==> flow/design.v (excerpt) <==
module lidar_system_top (
    input  wire clk,
    input  wire rst,
    input  wire rx,      
    output wire tx,      
    output wire [15:0] dbg_max_idx,
    output wire [15:0] dbg_min_idx,
    output wire [15:0] dbg_max_dist,
    output wire [15:0] dbg_min_dist,
    output wire [15:0] dbg_obs_alert,
    output wire [15:0] dbg_max_angle,
    output wire [15:0] dbg_min_angle,
    output wire        dbg_angle_done
);
Size: about 7300 cells after synthesis, about 53000 sq um of cells after synthesis.
==> flow/config.mk <==
export PLATFORM = sky130hd
export DESIGN_NAME = lidar_system_top
export DESIGN_NICKNAME = lidar_system_top
export VERILOG_FILES = /design/flow/design.v
export SDC_FILE = /design/flow/constraint.sdc
export NUM_CORES = 4
export LEC_CHECK = 0
export ABC_AREA = 1
export CAP_MARGIN = 20
export CORE_MARGIN = 2
export CORE_UTILIZATION = 72
export CTS_CLUSTER_SIZE = 98
export PLACE_DENSITY_LB_ADDON = 0.08
export SETUP_SLACK_MARGIN = 1.91
export SLEW_MARGIN = 20
==> flow/constraint.sdc <==
create_clock -name core_clock -period 6.6 [get_ports {clk}]
set_input_delay 1.3200 -clock core_clock [delete_from_list [all_inputs] [get_ports {clk}]]
set_output_delay 1.3200 -clock core_clock [all_outputs]
set_load 0.01 [all_outputs]
run.sh (not shown) runs the stock make flow with config.mk's settings and CLKGATE_MAP_FILE=.
The baseline completed and failed the layout checks on setup timing.
Change:
Settings changed: ABC_AREA 1 to not set, CORE_UTILIZATION 72 to 40, CTS_CLUSTER_SIZE 98 to not set, PLACE_DENSITY set to 0.6, PLACE_DENSITY_LB_ADDON 0.08 to not set, SETUP_SLACK_MARGIN 1.91 to not set.
Clock period 6.6 ns to 10.0 ns, I/O delays scaled along.
The new run produced a clean layout.
Critical path depth is lower by 14.
Synthesized cell count is lower by 14%.
Clock-buffer cell count is lower by 2.
Register-to-register slack improves by 1.6 ns.
Final area is lower by 9.6%.
Setup slack improves by 1.6 ns.
Final cell count is lower by 9.6%.
Area after synthesis is lower by 0.65%.
Total power is lower by 39%.
Change:
Settings changed: ABC_AREA set to 1, CELL_PAD_IN_SITES_DETAIL_PLACEMENT set to 1, CORE_ASPECT_RATIO set to 1.67, CTS_CLUSTER_DIAMETER set to 150, GPL_TIMING_DRIVEN set to 0, HOLD_SLACK_MARGIN set to 0.11, MIN_ROUTING_LAYER set to met2, PLACE_DENSITY 0.6 to not set, SETUP_SLACK_MARGIN set to 0.58, SLEW_MARGIN 20 to 0, TNS_END_PERCENT set to 90.
Result: The new run finished with timing, DRC and antenna clean; via count rose by 61%; sequential power hardly moves; core utilization rose by 0.40 points.

* * *

lidar_system_top again, from the RTL that the note above started with.
make LEC_CHECK=0 CAP_MARGIN=20 CORE_MARGIN=2 CORE_UTILIZATION=68 CTS_CLUSTER_SIZE=99 PLACE_DENSITY=0.36 SLEW_MARGIN=20 TNS_END_PERCENT=15 finish   # period 3.52 ns
The starting point produced a layout that fails on negative setup slack.
Change:
Settings changed: CORE_UTILIZATION 68 to 72, CTS_CLUSTER_SIZE 99 to default, PLACE_DENSITY 0.36 to 0.66, TNS_END_PERCENT 15 to default.
Clock period 3.52 ns to 7.88 ns, I/O delays scaled along.
Effect: The changed run finished but failed the layout checks on negative setup slack; hold slack got worse by 0.010 ns; global-route usage came out higher by 2.9 points; worst setup slack gets better by 4.2 ns; core utilization rises by 2.0 points; die area goes down by about 5.5%; register-to-register slack gets better by 4.2 ns; final area is lower by about 3.4%; non-clock buffer count fell by 210; critical path depth drops by 3; wire length rose by about 1.6%; power fell by about 60%.
Change:
Settings changed: CORE_UTILIZATION 72 to 37, PLACE_DENSITY 0.66 to 0.6.
Clock period 7.88 ns to 9.63 ns, I/O delays scaled along.
Now the flow produced a clean layout.
Worst hold slack is worse by 0.018 ns.
Global-route usage drops by 22 points.
Register-to-register slack is better by 0.99 ns.
Die size climbs by well over a third.
Worst setup slack is better by 0.99 ns.
Non-clock buffer count drops by 489.
Final area drops by a few percent.
Change:
Settings changed: ABC_AREA from default to 1, CORE_UTILIZATION 37 to 72, CTS_CLUSTER_DIAMETER from default to 252, PLACE_DENSITY 0.6 to 0.41, SETUP_SLACK_MARGIN from default to 1.67.
Clock period 9.63 ns to 6.58 ns, I/O delays scaled along.
Effect: The changed run ran to the end with violations: negative setup slack; total power rose by 51%; design area rose by 10%; die area fell by 48%; worst hold slack gets better by 0.0097 ns; register-to-register slack gets worse by 1.5 ns; global-route usage rose by 31 points; routed wire length rose by 30%; final cell count rose by about 9%; via count rose by about 30%.
Change:
Settings changed: PLACE_DENSITY 0.41 to default, PLACE_DENSITY_LB_ADDON from default to 0.08, SETUP_SLACK_MARGIN 1.67 to 1.95.
Clock period 6.58 ns to 6.56 ns, I/O delays scaled along.
Outcome: The changed run produced a layout that fails on negative setup slack. Maximum frequency shrinks by about 4.6%. Global-route usage shrinks by 1.3 points. Area after synthesis does not change. Design area shrinks by 0.46%. Register-to-register slack is worse by 0.38 ns. Setup slack is worse by 0.38 ns. Power grows by 2.8%. Via count barely changes. Count of clock-buffer cells in the layout grows by 1.

* * *

== amber ==
lidar_system_top again, from the RTL that the note above started with.
clock: 6.45 ns
lec_check: 0
cap_margin: 40
core_aspect_ratio: 0.69
core_margin: 2
core_utilization: 72
cts_cluster_diameter: 25
gpl_routability_driven: 0
gpl_timing_driven: 1
hold_slack_margin: -0.1
place_density: 0.64
setup_slack_margin: 1.29
slew_margin: 20
tns_end_percent: 5
amber finished all stages; however, its layout fails the closing checks, the failures being negative setup slack.
diff inputs: amber => quartz
- CTS_CLUSTER_DIAMETER: 25 -> unset
- SETUP_SLACK_MARGIN: 1.29 -> unset
### Flow results
amber -> stages 100% | layout checks FAIL | negative setup slack. Complete run, failing final checks: quartz, reason negative setup slack. Looking at share of cell area taken by flip-flops and latches, quartz sits above amber. The largest voltage drop on the vdd net number comes out lower for amber vs quartz. quartz vs amber: cell internal power dissipation down by a little under 10%. Taking amber as the reference, in quartz worst slew margin relative to its limit lower, final wirelength fell about 4%, internal reg-to-reg setup slack did not really move, total design power went down by 660 uW.
Changes in indigo relative to quartz:
- PLACE_DENSITY now 0.41, was 0.64
- TNS_END_PERCENT no longer set, was 5
- CTS_CLUSTER_DIAMETER now 252, previously not set
- HOLD_SLACK_MARGIN no longer set, was -0.1
- CORE_ASPECT_RATIO no longer set, was 0.69
- GPL_ROUTABILITY_DRIVEN no longer set, was 0
- ABC_AREA now 1, previously not set
- CAP_MARGIN now 20, was 40
- GPL_TIMING_DRIVEN no longer set, was 1
- the clock period (ns, I/O delays scaled along) now 6.58, was 6.45
### Flow results
| indigo | all stages done | FAIL | negative setup slack |
Total design power: lower on quartz
Per the comparison of indigo with quartz, maximum number of pins on one net before global-route repair went up, worst slew margin relative to its limit saw a decrease, final wirelength now larger, cell count went up about 13%, yosys synthesis chip area shows an increase of 350 um^2.
Summary of the comparison: met1 capacity usage during global routing is lower in indigo, relative to quartz.
diff inputs: indigo => nickel
- a deleted ABC_AREA that had been 1
- a change of PLACE_DENSITY from 0.41 to 0.6
- a change of CORE_UTILIZATION from 72 to 57
- a deleted CTS_CLUSTER_DIAMETER that had been 252
- a change of the clock period (ns, I/O delays scaled along) from 6.58 to 6.01
Finished, but not clean: indigo, with negative setup slack.
nickel: complete, dirty (negative setup slack)
For the netlist area before placement, nickel came in 0.65% lower than indigo did.
Sort indigo and nickel by number of clock buffer instances in the layout, ascending, and indigo comes first.
Row clock network fraction of design power: nickel higher / indigo lower
Relative contribution of combinational cells to total power ends up lower on nickel.
Comparing indigo and nickel, final instance area is higher on nickel.
Input-level comparison between pepper and nickel:
- changing CAP_MARGIN from 20 to 10
- setting ABC_AREA to 1 for the first time
- changing PLACE_DENSITY from 0.6 to 0.66
- changing CORE_UTILIZATION from 57 to 72
- changing the clock period (ns, I/O delays scaled along) from 6.01 to 6.8
### Flow results
pepper had finished all stages when the layout checks came back failing, citing negative setup slack.
In pepper the post-synthesis share of cell area spent on xor and xnor gates turned out 0.57 points lower than in nickel.
pepper vs nickel: non-clock buffer count down
Compared to nickel, pepper leaves less free space in the core.
| number of H-tree levels | pepper vs nickel | ≈ equal |
Comparing simple-gate share of the synthesized area for pepper and nickel, the smaller number came from nickel.
For the placement-stage cell area, pepper came in about 3% lower than nickel did.
Going from nickel to pepper, the worst path buffer plus inverter count was found to have gone up by 4.
Diff pepper and nickel: global-route usage higher in pepper
nickel has a lower total via count after detailed routing than pepper.
Input changes introduced in violet (baseline for comparison: pepper):
- CORE_UTILIZATION: 72 -> 40
- PLACE_DENSITY: 0.66 -> 0.6
- CAP_MARGIN: 10 -> 20
- ABC_AREA: 1 -> unset
- the clock period (ns, I/O delays scaled along): 6.8 -> 9.63
[summary]
Diff pepper -> violet: final area lower; post-layout worst setup margin grew by 1.84 ns; fraction of synthesized cell area in xor and xnor cells moved up; netlist area before placement saw a decrease; flip-flop and latch share of the layout cell area up 1.6 points. violet ran to completion and came out clean on the timing, DRC and antenna checks. Completing all stages was not enough for pepper: its layout failed the final checks because of negative setup slack. Summed standard-cell area reported by yosys, violet vs pepper: down slightly. violet reports a higher relative slew slack than pepper does. Initial core utilization in violet is 33 points below pepper. Taking pepper as the reference point, the number of global-route vias before repair of violet falls by 11000. Summary: with pepper as the reference, HPWL after detailed placement in violet moved down by more than 10%. Across both runs, area fraction in full adders, half adders and majority gates was higher for violet than for pepper.

* * *

== main ==
lidar_system_top again, from the RTL that the note above started with.
==> flow/config.mk <==
export PLATFORM = sky130hd
export DESIGN_NAME = lidar_system_top
export DESIGN_NICKNAME = lidar_system_top
export VERILOG_FILES = /design/flow/design.v
export SDC_FILE = /design/flow/constraint.sdc
export NUM_CORES = 4
export LEC_CHECK = 0
export CAP_MARGIN = 20
export CORE_ASPECT_RATIO = 0.74
export CORE_MARGIN = 2
export CORE_UTILIZATION = 40
export HOLD_SLACK_MARGIN = 0.11
export SLEW_MARGIN = 20
==> flow/constraint.sdc <==
create_clock -name core_clock -period 10.0 [get_ports {clk}]
set_input_delay 2.0000 -clock core_clock [delete_from_list [all_inputs] [get_ports {clk}]]
set_output_delay 2.0000 -clock core_clock [all_outputs]
set_load 0.01 [all_outputs]
In summary, main completed successfully, with a layout that passed the timing, DRC and antenna checks.
--- input diff main..the feature branch ---
- CORE_ASPECT_RATIO no longer set, was 0.74
- HOLD_SLACK_MARGIN no longer set, was 0.11
- CORE_UTILIZATION now 68, was 40
- PLACE_DENSITY now 0.36, previously not set
- the clock period (ns, I/O delays scaled along) now 5.06, was 10.0
==> results <==
- Although it ran to completion, the feature branch produced a layout that fails the final checks because of negative setup slack.
- Run comparison: main most utilized layer in the global route result met1; the feature branch most utilized layer in the global route result met2
- The feature branch — global-route track usage on met2 33 points higher, main as reference
- Final area: main and the feature branch compared, higher one is the feature branch
- The feature branch vs main — proportion of total power due to net switching rose 0.58 points.
- Highest signal layer in the routed design: met4 -> the feature branch, met5 -> main
- Per the comparison of the feature branch with main, placed instance count shows a reduction of 0.37%; average detailed-routed wire length per instance shows an increase of 2.1%.
- Number of cells traversed by the worst hold path (lower): main
- Cmp main and the feature branch / share of the clock period used by the worst path / higher: the feature branch

* * *

lidar_system_top again, from the RTL that the note above started with.
// lidar_system_top
module lidar_system_top (
    input  wire clk,
    input  wire rst,
    input  wire rx,      
    output wire tx,      
    output wire [15:0] dbg_max_idx,
    output wire [15:0] dbg_min_idx,
    output wire [15:0] dbg_max_dist,
    output wire [15:0] dbg_min_dist,
    output wire [15:0] dbg_obs_alert,
    output wire [15:0] dbg_max_angle,
    output wire [15:0] dbg_min_angle,
    output wire        dbg_angle_done
);
clock: 10.0 ns
lec_check: 0
abc_area: 0
cap_margin: 20
core_aspect_ratio: 1.67
core_margin: 2
core_utilization: 40
hold_slack_margin: 0.11
slew_margin: 5
tns_end_percent: 30
The starting point passed the timing, DRC and antenna checks.
Then changed:
==> flow/config.mk (replaced) <==
export PLATFORM = sky130hd
export DESIGN_NAME = lidar_system_top
export DESIGN_NICKNAME = lidar_system_top
export VERILOG_FILES = /design/flow/design.v
export SDC_FILE = /design/flow/constraint.sdc
export NUM_CORES = 4
export LEC_CHECK = 0
export ABC_AREA = 1
export CAP_MARGIN = 20
export CELL_PAD_IN_SITES_DETAIL_PLACEMENT = 1
export CORE_MARGIN = 10
export CORE_UTILIZATION = 50
export GPL_ROUTABILITY_DRIVEN = 0
export MIN_ROUTING_LAYER = met2
export PLACE_DENSITY = 0.63
export SETUP_SLACK_MARGIN = 2.55
export SLEW_MARGIN = 20
Result: This time the run failed in global routing; synthesized cell count is higher by about a fifth; die size decreases by roughly a tenth; synthesized area climbs slightly.
Then changed:
==> flow/config.mk (replaced) <==
export PLATFORM = sky130hd
export DESIGN_NAME = lidar_system_top
export DESIGN_NICKNAME = lidar_system_top
export VERILOG_FILES = /design/flow/design.v
export SDC_FILE = /design/flow/constraint.sdc
export NUM_CORES = 4
export LEC_CHECK = 0
export CAP_MARGIN = 20
export CORE_MARGIN = 2
export CORE_UTILIZATION = 72
export PLACE_DENSITY = 0.36
export SLEW_MARGIN = 20
==> flow/constraint.sdc (replaced) <==
create_clock -name core_clock -period 10.5 [get_ports {clk}]
set_input_delay 2.1000 -clock core_clock [delete_from_list [all_inputs] [get_ports {clk}]]
set_output_delay 2.1000 -clock core_clock [all_outputs]
set_load 0.01 [all_outputs]
- The new run finished with timing, DRC and antenna clean
- die area is lower by well over a third
- synthesized cell count is lower by roughly a tenth
- synthesized area goes down slightly
Then changed:
--- a/flow/config.mk
+++ b/flow/config.mk
@@ -10,3 +10,3 @@
 export CORE_UTILIZATION = 72
-export PLACE_DENSITY = 0.36
+export PLACE_DENSITY_LB_ADDON = 0.25
 export SLEW_MARGIN = 20
==> flow/constraint.sdc (replaced) <==
create_clock -name core_clock -period 7.86 [get_ports {clk}]
set_input_delay 1.5720 -clock core_clock [delete_from_list [all_inputs] [get_ports {clk}]]
set_output_delay 1.5720 -clock core_clock [all_outputs]
set_load 0.01 [all_outputs]
After rerunning: This time the run produced a layout that fails on negative setup slack. Wire length rose by 24%. Clock-buffer cell count fell by 10. Clock power rose by about 28%. Total power rose by 31%. Utilization rose by 8.9 points. Via count rose by about 14%.

* * *

Starting RTL as in the previous note.
clock: 7.04 ns
lec_check: 0
abc_area: 0
cap_margin: 40
core_aspect_ratio: 0.87
core_margin: 2
core_utilization: 72
cts_cluster_diameter: 236
gpl_routability_driven: 0
gpl_timing_driven: 1
max_routing_layer: met4
place_density_lb_addon: 0.04
setup_slack_margin: -0.33
slew_margin: 20
tns_end_percent: 5
The baseline reached the layout checks and failed them: negative setup slack.
==> next run, changes <==
--- a/flow/config.mk
+++ b/flow/config.mk
@@ -7,8 +7,7 @@
 export LEC_CHECK = 0
-export ABC_AREA = 0
 export CAP_MARGIN = 40
-export CORE_ASPECT_RATIO = 0.87
+export CORE_ASPECT_RATIO = 0.5
 export CORE_MARGIN = 2
 export CORE_UTILIZATION = 72
-export CTS_CLUSTER_DIAMETER = 236
+export CTS_CLUSTER_SIZE = 90
 export GPL_ROUTABILITY_DRIVEN = 0
@@ -16,4 +15,4 @@
 export MAX_ROUTING_LAYER = met4
-export PLACE_DENSITY_LB_ADDON = 0.04
-export SETUP_SLACK_MARGIN = -0.33
+export PLACE_DENSITY_LB_ADDON = 0.06
+export SETUP_SLACK_MARGIN = 1.76
 export SLEW_MARGIN = 20
==> flow/constraint.sdc (replaced) <==
create_clock -name core_clock -period 6.96 [get_ports {clk}]
set_input_delay 1.3920 -clock core_clock [delete_from_list [all_inputs] [get_ports {clk}]]
set_output_delay 1.3920 -clock core_clock [all_outputs]
set_load 0.01 [all_outputs]
Result: The new run reached the layout checks and failed them: negative setup slack; non-clock buffer count came out higher by 39; sequential power stays flat; core utilization rose by 1.4 points; synthesized area does not change; cell count increases slightly; combinational power increases by a few percent.
No activity file was given, so power comes from the tool's default toggle rates.
